==> job 2627: inputs <==
// alu
module alu(
		input  FPUCLK,
		input  [31:0] A, B,
		input  [2:0]  CTRL,
		output reg [31:0] OUT
	);
==> flow/config.mk <==
export PLATFORM = sky130hd
export DESIGN_NAME = alu
export DESIGN_NICKNAME = alu
export VERILOG_FILES = /design/flow/design.v
export SDC_FILE = /design/flow/constraint.sdc
export NUM_CORES = 4
export LEC_CHECK = 0
export ABC_AREA = 1
export CAP_MARGIN = 20
export CORE_MARGIN = 2
export CORE_UTILIZATION = 71
export CTS_CLUSTER_DIAMETER = 320
export CTS_CLUSTER_SIZE = 17
export HOLD_SLACK_MARGIN = -0.1
export PLACE_DENSITY = 0.66
export SLEW_MARGIN = 20
==> flow/constraint.sdc <==
create_clock -name core_clock -period 4.64 [get_ports {FPUCLK}]
set_input_delay 0.9280 -clock core_clock [delete_from_list [all_inputs] [get_ports {FPUCLK}]]
set_output_delay 0.9280 -clock core_clock [all_outputs]
set_load 0.01 [all_outputs]
run.sh (not shown) runs the stock make flow with config.mk's settings and CLKGATE_MAP_FILE=.
==> job 8425 (differences from job 2627) <==
==> flow/config.mk (replaced) <==
export PLATFORM = sky130hd
export DESIGN_NAME = alu
export DESIGN_NICKNAME = alu
export VERILOG_FILES = /design/flow/design.v
export SDC_FILE = /design/flow/constraint.sdc
export NUM_CORES = 4
export LEC_CHECK = 0
export CAP_MARGIN = 20
export CORE_MARGIN = 2
export CORE_UTILIZATION = 62
export SLEW_MARGIN = 20
==> flow/constraint.sdc (replaced) <==
create_clock -name core_clock -period 1.26 [get_ports {FPUCLK}]
set_input_delay 0.2520 -clock core_clock [delete_from_list [all_inputs] [get_ports {FPUCLK}]]
set_output_delay 0.2520 -clock core_clock [all_outputs]
set_load 0.01 [all_outputs]
==> job 5570 (differences from job 2627) <==
==> flow/config.mk (replaced) <==
export PLATFORM = sky130hd
export DESIGN_NAME = alu
export DESIGN_NICKNAME = alu
export VERILOG_FILES = /design/flow/design.v
export SDC_FILE = /design/flow/constraint.sdc
export NUM_CORES = 4
export LEC_CHECK = 0
export CAP_MARGIN = 20
export CORE_MARGIN = 2
export CORE_UTILIZATION = 57
export CTS_CLUSTER_SIZE = 62
export SETUP_SLACK_MARGIN = 0.74
export SLEW_MARGIN = 20
export TNS_END_PERCENT = 5
==> flow/constraint.sdc (replaced) <==
create_clock -name core_clock -period 2.95 [get_ports {FPUCLK}]
set_input_delay 0.5900 -clock core_clock [delete_from_list [all_inputs] [get_ports {FPUCLK}]]
set_output_delay 0.5900 -clock core_clock [all_outputs]
set_load 0.01 [all_outputs]
==> flow_summary.yaml <==
# generated from flow reports
global_route:
  grt_pass1_wl_um: 66100
sta:
  setup_ws_ns: -2.12
  setup_viol: 50
run_status:
  status: "finished with violations"
  so_faults: "negative setup slack"
critical_path:
  crit_buf_inv: 5
That was job 5570.
==> flow_summary.yaml <==
# generated from flow reports
run_status:
  status: "finished with violations"
  so_faults: "negative setup slack"
sta:
  setup_ws_ns: -0.122
  setup_viol: 3
That was job 2627.
==> flow_summary.yaml <==
# implementation run metrics
synthesis:
  yosys_warnings: 3
run_status:
  lastStage: "global routing (5_1_grt)"
  error_line: "[ERROR DPL-0038] Utilization greater than 100%, impossible to legalize"
  status: "aborted with a tool error"
That was job 8425.

* * *

==> 12-07: inputs <==
Starting RTL as in the previous note.
make LEC_CHECK=0 ABC_AREA=1 CAP_MARGIN=20 CORE_MARGIN=2 CORE_UTILIZATION=71 CTS_CLUSTER_SIZE=36 PLACE_DENSITY=0.64 SETUP_SLACK_MARGIN=-0.18 SLEW_MARGIN=20 finish   # period 4.94 ns
==> 01-16: changes against 12-07 <==
==> flow/config.mk (replaced) <==
export PLATFORM = sky130hd
export DESIGN_NAME = alu
export DESIGN_NICKNAME = alu
export VERILOG_FILES = /design/flow/design.v
export SDC_FILE = /design/flow/constraint.sdc
export NUM_CORES = 4
export LEC_CHECK = 0
export CAP_MARGIN = 20
export CELL_PAD_IN_SITES_DETAIL_PLACEMENT = 0
export CORE_ASPECT_RATIO = 1.12
export CORE_MARGIN = 2
export CORE_UTILIZATION = 16
export MIN_ROUTING_LAYER = met2
export PLACE_DENSITY_LB_ADDON = 0.19
export SETUP_SLACK_MARGIN = 0.57
export SLEW_MARGIN = 20
==> flow/constraint.sdc (replaced) <==
create_clock -name core_clock -period 5.5 [get_ports {FPUCLK}]
set_input_delay 1.1000 -clock core_clock [delete_from_list [all_inputs] [get_ports {FPUCLK}]]
set_output_delay 1.1000 -clock core_clock [all_outputs]
set_load 0.01 [all_outputs]
==> 10-01: changes against 12-07 <==
==> flow/config.mk (replaced) <==
export PLATFORM = sky130hd
export DESIGN_NAME = alu
export DESIGN_NICKNAME = alu
export VERILOG_FILES = /design/flow/design.v
export SDC_FILE = /design/flow/constraint.sdc
export NUM_CORES = 4
export LEC_CHECK = 0
export CAP_MARGIN = 20
export CORE_MARGIN = 2
export CORE_UTILIZATION = 71
export CTS_CLUSTER_DIAMETER = 188
export CTS_CLUSTER_SIZE = 17
export SETUP_SLACK_MARGIN = 1.34
export SLEW_MARGIN = 20
==> flow/constraint.sdc (replaced) <==
create_clock -name core_clock -period 5.15 [get_ports {FPUCLK}]
set_input_delay 1.0300 -clock core_clock [delete_from_list [all_inputs] [get_ports {FPUCLK}]]
set_output_delay 1.0300 -clock core_clock [all_outputs]
set_load 0.01 [all_outputs]
==> 06-18: changes against 12-07 <==
==> flow/config.mk (replaced) <==
export PLATFORM = sky130hd
export DESIGN_NAME = alu
export DESIGN_NICKNAME = alu
export VERILOG_FILES = /design/flow/design.v
export SDC_FILE = /design/flow/constraint.sdc
export NUM_CORES = 4
export LEC_CHECK = 0
export CAP_MARGIN = 10
export CELL_PAD_IN_SITES_DETAIL_PLACEMENT = 2
export CELL_PAD_IN_SITES_GLOBAL_PLACEMENT = 1
export CORE_ASPECT_RATIO = 1.71
export CORE_MARGIN = 2
export CORE_UTILIZATION = 42
export CTS_CLUSTER_DIAMETER = 386
export GPL_ROUTABILITY_DRIVEN = 1
export GPL_TIMING_DRIVEN = 1
export HOLD_SLACK_MARGIN = 0.05
export MAX_ROUTING_LAYER = met4
export MIN_ROUTING_LAYER = met2
export SLEW_MARGIN = 25
==> flow/constraint.sdc (replaced) <==
create_clock -name core_clock -period 7.83 [get_ports {FPUCLK}]
set_input_delay 1.5660 -clock core_clock [delete_from_list [all_inputs] [get_ports {FPUCLK}]]
set_output_delay 1.5660 -clock core_clock [all_outputs]
set_load 0.01 [all_outputs]
==> results <==
06-18 went through all stages and came out clean. 10-01 stopped in global routing (5_1_grt), error GRT-0232. 12-07 completed and failed the layout checks on setup timing. 01-16 produced a clean layout.
Core utilization: 12-07 is higher than 06-18 (33 points).
Worst setup slack: 06-18 is better than 01-16 (0.31 ns).
Cell count: 01-16 > 12-07 > 06-18.
In synthesized cell count, 01-16 and 06-18 do not differ.
==> figures <==
Top power group: 10-01 -; 06-18 combinational logic; 01-16 combinational logic; 12-07 combinational logic
FF-to-FF End: 10-01 -; 06-18 RESM[23]$_DFFE_PP_; 01-16 RESM[23]$_DFFE_PP_; 12-07 RESM[20]$_DFFE_PP_
Wire length reported by the detailed router: 10-01 -; 06-18 49.31 mm; 01-16 47.30 mm; 12-07 47.46 mm
Power attributed to sequential cells: 10-01 -; 06-18 1.73 mW; 01-16 2.41 mW; 12-07 2.66 mW
Sw Pwr: 10-01 -; 06-18 2.339 mW; 01-16 3.379 mW; 12-07 3.501 mW
Run status: 10-01 stopped before the end; 06-18 no timing/DRC/antenna violations; 01-16 no timing/DRC/antenna violations; 12-07 finished with violations
Failing step: 10-01 global routing (5_1_grt); 06-18 -; 01-16 -; 12-07 -
Reasons for failing layout checks: 10-01 -; 06-18 -; 01-16 -; 12-07 setup timing
Proportion of cell area occupied by multi-input gates: 10-01 -; 06-18 45.84%; 01-16 42.73%; 12-07 43.07%
Yosys cell count: 10-01 1461; 06-18 1461; 01-16 1461; 12-07 1817
Routed WL per cell: 10-01 -; 06-18 25.03 um; 01-16 16.92 um; 12-07 21.84 um
Sequential element share of the synthesized area: 10-01 43.43%; 06-18 43.43%; 01-16 43.43%; 12-07 42.77%
Power and IR drop assume default switching activity.
